==> job 6133: inputs <==
Design top, start of the top module:
module top(
    input wire                  clk_i,           
    input wire                  rstn_i,          
    input wire                  start_i,         
    input wire signed   [31:0]  vector_x_i,      
    input wire signed   [31:0]  quant_w_i,       
    output wire                 done_o,          
    output wire signed  [31:0]  dout_o           
);
Settings: LEC_CHECK=0, CAP_MARGIN=30, CELL_PAD_IN_SITES_DETAIL_PLACEMENT=0, CELL_PAD_IN_SITES_GLOBAL_PLACEMENT=3, CORE_ASPECT_RATIO=0.93, CORE_MARGIN=2, CORE_UTILIZATION=40, CTS_CLUSTER_DIAMETER=216, GPL_ROUTABILITY_DRIVEN=0, GPL_TIMING_DRIVEN=0, HOLD_SLACK_MARGIN=-0.05, PLACE_DENSITY_LB_ADDON=0.12, SETUP_SLACK_MARGIN=3.97, SLEW_MARGIN=30, TNS_END_PERCENT=10; clock period 33.0 ns.
run.sh (not shown) runs the stock make flow with config.mk's settings and CLKGATE_MAP_FILE=.
==> job 9237: changes against job 6133 <==
CAP_MARGIN = 20   (was 30)
CELL_PAD_IN_SITES_DETAIL_PLACEMENT = not set   (was 0)
CELL_PAD_IN_SITES_GLOBAL_PLACEMENT = not set   (was 3)
CORE_ASPECT_RATIO = not set   (was 0.93)
CORE_UTILIZATION = 65   (was 40)
CTS_CLUSTER_DIAMETER = not set   (was 216)
GPL_ROUTABILITY_DRIVEN = not set   (was 0)
GPL_TIMING_DRIVEN = not set   (was 0)
HOLD_SLACK_MARGIN = not set   (was -0.05)
PLACE_DENSITY_LB_ADDON = not set   (was 0.12)
SETUP_SLACK_MARGIN = not set   (was 3.97)
SLEW_MARGIN = 20   (was 30)
TNS_END_PERCENT = not set   (was 10)
==> flow/constraint.sdc (replaced) <==
create_clock -name core_clock -period 22.0 [get_ports {clk_i}]
set_input_delay 4.4000 -clock core_clock [delete_from_list [all_inputs] [get_ports {clk_i}]]
set_output_delay 4.4000 -clock core_clock [all_outputs]
set_load 0.01 [all_outputs]
==> results <==
- Job 9237 finished but fails on negative setup slack. Job 6133 produced a clean layout.
- Against job 6133, the core utilization of job 9237 is higher by 37 points.
- Non-clock buffer count: job 6133 is lower than job 9237 (648).
- In job 6133 the clock skew is higher than in job 9237, by 0.0076 ns.
- Against job 6133, the final cell count of job 9237 is larger by 0.93%.
- Global-route usage: job 9237 is higher than job 6133 (12 points).
- In synthesized cell count, job 9237 and job 6133 do not differ.
- In flip-flop count, job 9237 and job 6133 do not differ.
- Of job 9237 and job 6133, job 9237 has the higher critical path depth (gap 5).
- In job 9237 the via count is higher than in job 6133, by 12%.
==> figures <==
metric	job 9237	job 6133
RSZ-0062 raised after global routing	yes	no
Fraction of standard cell area in multi-input logic	59.9%	64.5%
Global-route track usage on met1	40.5%	28.6%
Vias after detailed routing	39100	35000
Clock insertion delay at the later pin of the skew report	0.57 ns	0.60 ns
Core region area	69700 um^2	113000 um^2
Overall fraction of global-route tracks in use	32.0%	19.9%
Final period util	106%	85.3%
Placed Cells incl. Taps	6482	6480
Number of setup violations in the final report	9	0
Post-CTS Setup Inserts	77	18
Port bufs	95	91
Row cnt	97	119
Summed negative setup slack over all endpoints	-10.29 ns	0 ns
Pin count of the biggest net entering global routing	114	86
Met3 usage in global routing	2.38%	1.22%
Routed WL	118 mm	117 mm
Setup slack of the worst register-to-register path	13.15 ns	24.38 ns
Final standard cell area without fillers	57700 um^2	52200 um^2
Result of the run	complete, but fails checks	finished clean
Reasons for failing layout checks	negative setup slack	-

* * *

==> branch xenon: inputs <==
==> flow/design.v <==
`timescale 1ns / 1ps
module xbip_dsp48_macro_0 (
    input wire                 CLK,
    input wire                 CE,
    input wire signed  [7:0]   A,
    input wire signed  [7:0]   B,
    input wire signed  [30:0]  C,
    output wire signed [31:0]  P
);
assign P = A * B + C;
endmodule
`timescale 1ns / 1ps
module MAC(
    input wire rstn_i,
    input wire clk_i,
    input wire dsp_enable_i,
    input wire dsp_valid_i,
    input wire signed [7:0] dsp_input_i,
    input wire signed [7:0] dsp_weight_i,
    output wire valid_o_d,
    output reg done_o,
    output wire signed [31:0] dsp_output_o
);
reg signed [30:0] partial_sum;     
reg signed [31:0] dsp_output;
wire signed [31:0] dsp_temp;
wire dsp_valid_o;
reg [1:0] dsp_valid_delay;
assign dsp_output_o = dsp_output;
assign dsp_valid_o = dsp_valid_delay[0];
assign valid_o_d = dsp_valid_delay[1];
always @(posedge clk_i or negedge rstn_i) begin
    if (!rstn_i) begin
        partial_sum <= 0;
    end else if (valid_o_d) begin
        partial_sum <= 0;
    end else begin
        partial_sum <= $signed ({dsp_temp[31],dsp_temp[29:0]});
    end 
end
always @(posedge clk_i or negedge rstn_i) begin
    if (!rstn_i) begin
        dsp_valid_delay <=0;
    end
    else begin
        dsp_valid_delay[0] <= dsp_valid_i;
        dsp_valid_delay[1] <= dsp_valid_delay[0];
    end
end
always @(posedge clk_i or negedge rstn_i) begin    
    if(!rstn_i) begin
        dsp_output <= 0;
        done_o <= 0;
    end
    else if (dsp_valid_o) begin
        dsp_output <= dsp_temp;
        done_o <= 1;
    end
    else begin
        dsp_output <=0;
        done_o <= 0;
    end
end 
xbip_dsp48_macro_0 DSP_for_MAC (
    .CLK(clk_i),              
    .CE(dsp_enable_i),        
    .A(dsp_input_i),          
    .B(dsp_weight_i),         
    .C(partial_sum),          
    .P(dsp_temp)              
);
endmodule
module Quantize
#(
    parameter WIDTH_INPUT       = 32, 
    parameter WIDTH_OUTPUT      = 8,
    parameter NUM_CALCULATE     = 8,
    parameter SCALIING_FACTOR   = 2408, 
    parameter QUANTIZE_BIT      = 8
)
(
    input wire                              clk_i,           
    input wire                              rstn_i,          
    input wire                              i_q_en,          
    input wire signed   [WIDTH_INPUT-1:0]   din_i,           
    output wire signed  [WIDTH_OUTPUT-1:0]  o_qout,          
    output wire                             o_qvalid,        
    output wire                             done_o           
);
    localparam LOCAL_COUNTER = $clog2(NUM_CALCULATE);  
    reg         [LOCAL_COUNTER-1:0] rCnt;                
    reg signed  [WIDTH_INPUT-1:0]   rScaled;             
    reg signed  [WIDTH_OUTPUT-1:0]  rClipped;            
    reg     rEn_delay;                                   
    reg     q_valid;                                     
    reg     q_done;                                      
    always @(posedge clk_i) begin
        if (!rstn_i) begin
            rEn_delay <= 0;                        
        end else begin
            rEn_delay <= i_q_en;                   
        end
    end
    always @(posedge clk_i or negedge rstn_i) begin
        if (!rstn_i) begin
            rScaled <= 0;                           
        end else if(din_i >= 0) begin
            rScaled <= (din_i + SCALIING_FACTOR / 2) / SCALIING_FACTOR;  
        end else begin
            rScaled <= (din_i - SCALIING_FACTOR / 2) / SCALIING_FACTOR;  
        end
    end
    always @(posedge clk_i) begin
        if (!rstn_i) begin
            q_valid <= 0;                          
            q_done  <= 0;                          
        end else if (rEn_delay) begin
            q_valid <= 1;                          
        end else if (rCnt == NUM_CALCULATE-2) begin
            q_done  <= 1;                           
        end else if (rCnt == NUM_CALCULATE-1) begin
            q_done  <= 0;                           
            q_valid <= 0;                          
        end
    end
    always @(posedge clk_i) begin
        if (!rstn_i) begin
            rCnt    <= 0;                              
        end else if(q_valid) begin
            rCnt <= rCnt + 1;                       
        end else begin
            rCnt <= 0;                              
        end
    end
    always @(posedge clk_i or negedge rstn_i) begin
        if (!rstn_i) begin
            rClipped <= 0;                          
        end else if (q_valid | rEn_delay) begin
            case(rScaled[QUANTIZE_BIT:QUANTIZE_BIT-1])
                2'b01:  begin
                    rClipped <= {(QUANTIZE_BIT-1){1'b1}};  
                end
                2'b10:  begin
                    rClipped <= {1'b1,{(QUANTIZE_BIT-1){1'b0}}};  
                end
                default:    begin
                    rClipped <= rScaled[QUANTIZE_BIT-1:0];  
                end
            endcase
        end else begin
            rClipped <= 0;                          
        end
    end    
    assign o_qvalid = q_valid;                     
    assign done_o   = q_done;                        
    assign o_qout   = rClipped;                      
endmodule
module Dequantize
#(
    parameter WIDTH_INPUT       = 32,
    parameter WIDTH_OUTPUT      = 32,
    parameter SCALIING_FACTOR_X = 2408,   
    parameter SCALIING_FACTOR_Y = 134,    
    parameter NUM_COUNTER_BIT   = 3,
    parameter NUM_CALCULATE     = 4
)
(
    input wire  clk_i,                               
    input wire  rstn_i,                              
    input wire signed   [WIDTH_INPUT-1:0]   din_i,   
    input wire  valid_i,                             
    output wire valid_o,                             
    output wire done_o,                              
    output wire signed  [WIDTH_OUTPUT-1:0]  dout_o   
);
    reg         [NUM_COUNTER_BIT-1:0]   rCnt;            
    reg signed  [WIDTH_OUTPUT-1:0]      rScaled;         
    reg         q_done;                                  
    reg [1:0]   valid_delay;                             
    always @(posedge clk_i or negedge rstn_i) begin
        if (!rstn_i) begin
            rScaled <= 0;
        end else begin
            rScaled <= din_i * SCALIING_FACTOR_X * SCALIING_FACTOR_Y; 
        end
    end
    always @(posedge clk_i or negedge rstn_i) begin
        if (!rstn_i) begin
            q_done <= 0;
        end else if (rCnt == NUM_CALCULATE-2) begin
            q_done <= 1;
        end else if (rCnt == NUM_CALCULATE-1) begin
            q_done <= 0;
        end
    end
    always @(posedge clk_i or negedge rstn_i) begin
        if (!rstn_i) begin
            rCnt <= 0;
        end else if (valid_o) begin
            rCnt <= rCnt + 1;
        end else begin
            rCnt <= 0;
        end
    end
    always @(posedge clk_i or negedge rstn_i) begin
        if (!rstn_i) begin
            valid_delay <= 0;
        end else begin
            valid_delay[0] <= valid_i;
            valid_delay[1] <= valid_delay[0];
        end
    end
    assign done_o = q_done;
    assign valid_o = valid_delay[1];
    assign dout_o = rScaled;
endmodule
module top(
    input wire                  clk_i,           
    input wire                  rstn_i,          
    input wire                  start_i,         
    input wire signed   [31:0]  vector_x_i,      
    input wire signed   [31:0]  quant_w_i,       
    output wire                 done_o,          
    output wire signed  [31:0]  dout_o           
);
wire quantize_done;                        
wire dequantize_done;                      
wire signed [7:0]   quantized_data;          
wire signed [31:0]  mac_out [3:0];           
reg signed  [31:0]  mac_o [3:0];             
wire valid;                                
wire mac_done;                             
wire [3:0] mac_done_w;                     
assign mac_done = mac_done_w[0];
reg q_valid;                               
reg [31:0] q_in;                           
Quantize #(
    .WIDTH_INPUT(32), 
    .WIDTH_OUTPUT(8),
    .NUM_CALCULATE(8),                     
    .SCALIING_FACTOR(2408),                
    .QUANTIZE_BIT(8) 
) quantize_inst (
    .clk_i(clk_i),                         
    .rstn_i(rstn_i),                       
    .i_q_en(start_i),                      
    .din_i(vector_x_i),                    
    .o_qout(quantized_data),               
    .o_qvalid(valid),                      
    .done_o(quantize_done)                 
);
genvar i;
generate 
    for (i = 0; i < 4; i = i + 1) begin : mac_gen
        MAC mymac(
            .clk_i(clk_i),                 
            .rstn_i(rstn_i),               
            .dsp_enable_i(valid),          
            .dsp_valid_i(quantize_done),   
            .dsp_input_i(quantized_data),  
            .dsp_weight_i(quant_w_i[32-1-8*i:32-8*(i+1)]),  
            .done_o(mac_done_w[i]),        
            .dsp_output_o(mac_out[i])      
        );
        always @(posedge clk_i or negedge rstn_i) begin
            if (!rstn_i) begin
                mac_o[i] <= 0;             
            end else if (mac_done) begin
                mac_o[i] <= mac_out[i];    
            end
        end
    end
endgenerate
Dequantize #(
    .WIDTH_INPUT(32),                      
    .WIDTH_OUTPUT(32), 
    .SCALIING_FACTOR_X(2408), 
    .SCALIING_FACTOR_Y(134),
    .NUM_COUNTER_BIT(3),                   
    .NUM_CALCULATE(4) 
) dequantize_inst (
    .clk_i(clk_i),                         
    .rstn_i(rstn_i),                       
    .din_i(q_in),                          
    .valid_i(q_valid),                     
    .done_o(dequantize_done),              
    .dout_o(dout_o)                        
);
reg [1:0] qCnt;                            
always @(posedge clk_i or negedge rstn_i) begin
    if (!rstn_i) begin
        qCnt <= 0;                         
    end else if (q_valid) begin
        qCnt <= qCnt + 1;                  
    end
end
always @(posedge clk_i or negedge rstn_i) begin
    if (!rstn_i) begin
        q_valid <= 0;                      
    end else if (mac_done) begin
        q_valid <= 1;                      
    end else if (qCnt == 3) begin
        q_valid <= 0;                      
    end
end
always @(posedge clk_i or negedge rstn_i) begin
    if (!rstn_i) begin
        q_in <= 0;                         
    end else if (q_valid) begin
        q_in <= mac_o[qCnt];               
    end else begin
        q_in <= 0;                         
    end
end
assign done_o = dequantize_done ? 1 : 0;   
endmodule
==> flow/run.sh <==
#!/bin/bash
# the make line also repeats each setting of config.mk as NAME=value (left out here)
make -C /OpenROAD-flow-scripts/flow DESIGN_CONFIG=/design/flow/config.mk WORK_HOME=/design/flow/orfs CLKGATE_MAP_FILE= finish
==> flow/config.mk <==
export PLATFORM = sky130hd
export DESIGN_NAME = top
export DESIGN_NICKNAME = top
export VERILOG_FILES = /design/flow/design.v
export SDC_FILE = /design/flow/constraint.sdc
export NUM_CORES = 4
export LEC_CHECK = 0
export CAP_MARGIN = 20
export CELL_PAD_IN_SITES_DETAIL_PLACEMENT = 0
export CELL_PAD_IN_SITES_GLOBAL_PLACEMENT = 3
export CORE_ASPECT_RATIO = 0.93
export CORE_MARGIN = 2
export CORE_UTILIZATION = 40
export CTS_CLUSTER_DIAMETER = 216
export GPL_ROUTABILITY_DRIVEN = 0
export SETUP_SLACK_MARGIN = 3.97
export SLEW_MARGIN = 15
export TNS_END_PERCENT = 10
==> flow/constraint.sdc <==
create_clock -name core_clock -period 33.0 [get_ports {clk_i}]
set_input_delay 6.6000 -clock core_clock [delete_from_list [all_inputs] [get_ports {clk_i}]]
set_output_delay 6.6000 -clock core_clock [all_outputs]
set_load 0.01 [all_outputs]
==> branch juniper (differences from branch xenon) <==
==> flow/config.mk (replaced) <==
export PLATFORM = sky130hd
export DESIGN_NAME = top
export DESIGN_NICKNAME = top
export VERILOG_FILES = /design/flow/design.v
export SDC_FILE = /design/flow/constraint.sdc
export NUM_CORES = 4
export LEC_CHECK = 0
export CAP_MARGIN = 5
export CORE_MARGIN = 2
export CORE_UTILIZATION = 72
export PLACE_DENSITY = 0.66
export SETUP_SLACK_MARGIN = 3.1
export SLEW_MARGIN = 20
==> flow/constraint.sdc (replaced) <==
create_clock -name core_clock -period 13.4 [get_ports {clk_i}]
set_input_delay 2.6800 -clock core_clock [delete_from_list [all_inputs] [get_ports {clk_i}]]
set_output_delay 2.6800 -clock core_clock [all_outputs]
set_load 0.01 [all_outputs]
==> qor summary <==
| metric | branch juniper | branch xenon |
|---|---|---|
| Result of the run | complete, but fails checks | complete, no violations |
| Violated checks | slew limit, setup timing | - |
| Buffer share of cell area | 0.145 | 0.0377 |
| Peak fanout along the critical path | 9 | 25 |
| Area Growth Syn to Fin | 29.1% | 13.2% |
| Maximum number of pins on one net before global-route repair | 179 | 95 |
| Number of gates resized after cts | 289 | 52 |
| Comb. cell area | 35300 um2 | 33400 um2 |
| Buffers inserted by post-CTS timing repair | 116 | 15 |
| Met2 wirelength from detailed routing | 83100 um | 55500 um |
| CORE AREA | 62700 um2 | 113000 um2 |
| Overall chip area | 65200 um2 | 116000 um2 |
| Relative max-transition margin | -0.298 | 0.333 |
| Worst path bufs/invs | 18 | 13 |
| Worst hold slack | 0.359 ns | 0.344 ns |
| Worst setup slack after layout | -10.30 ns | 4.94 ns |
| Clock buffer count | 55 | 62 |
| Horizontal die dimension | 255 um | 354 um |
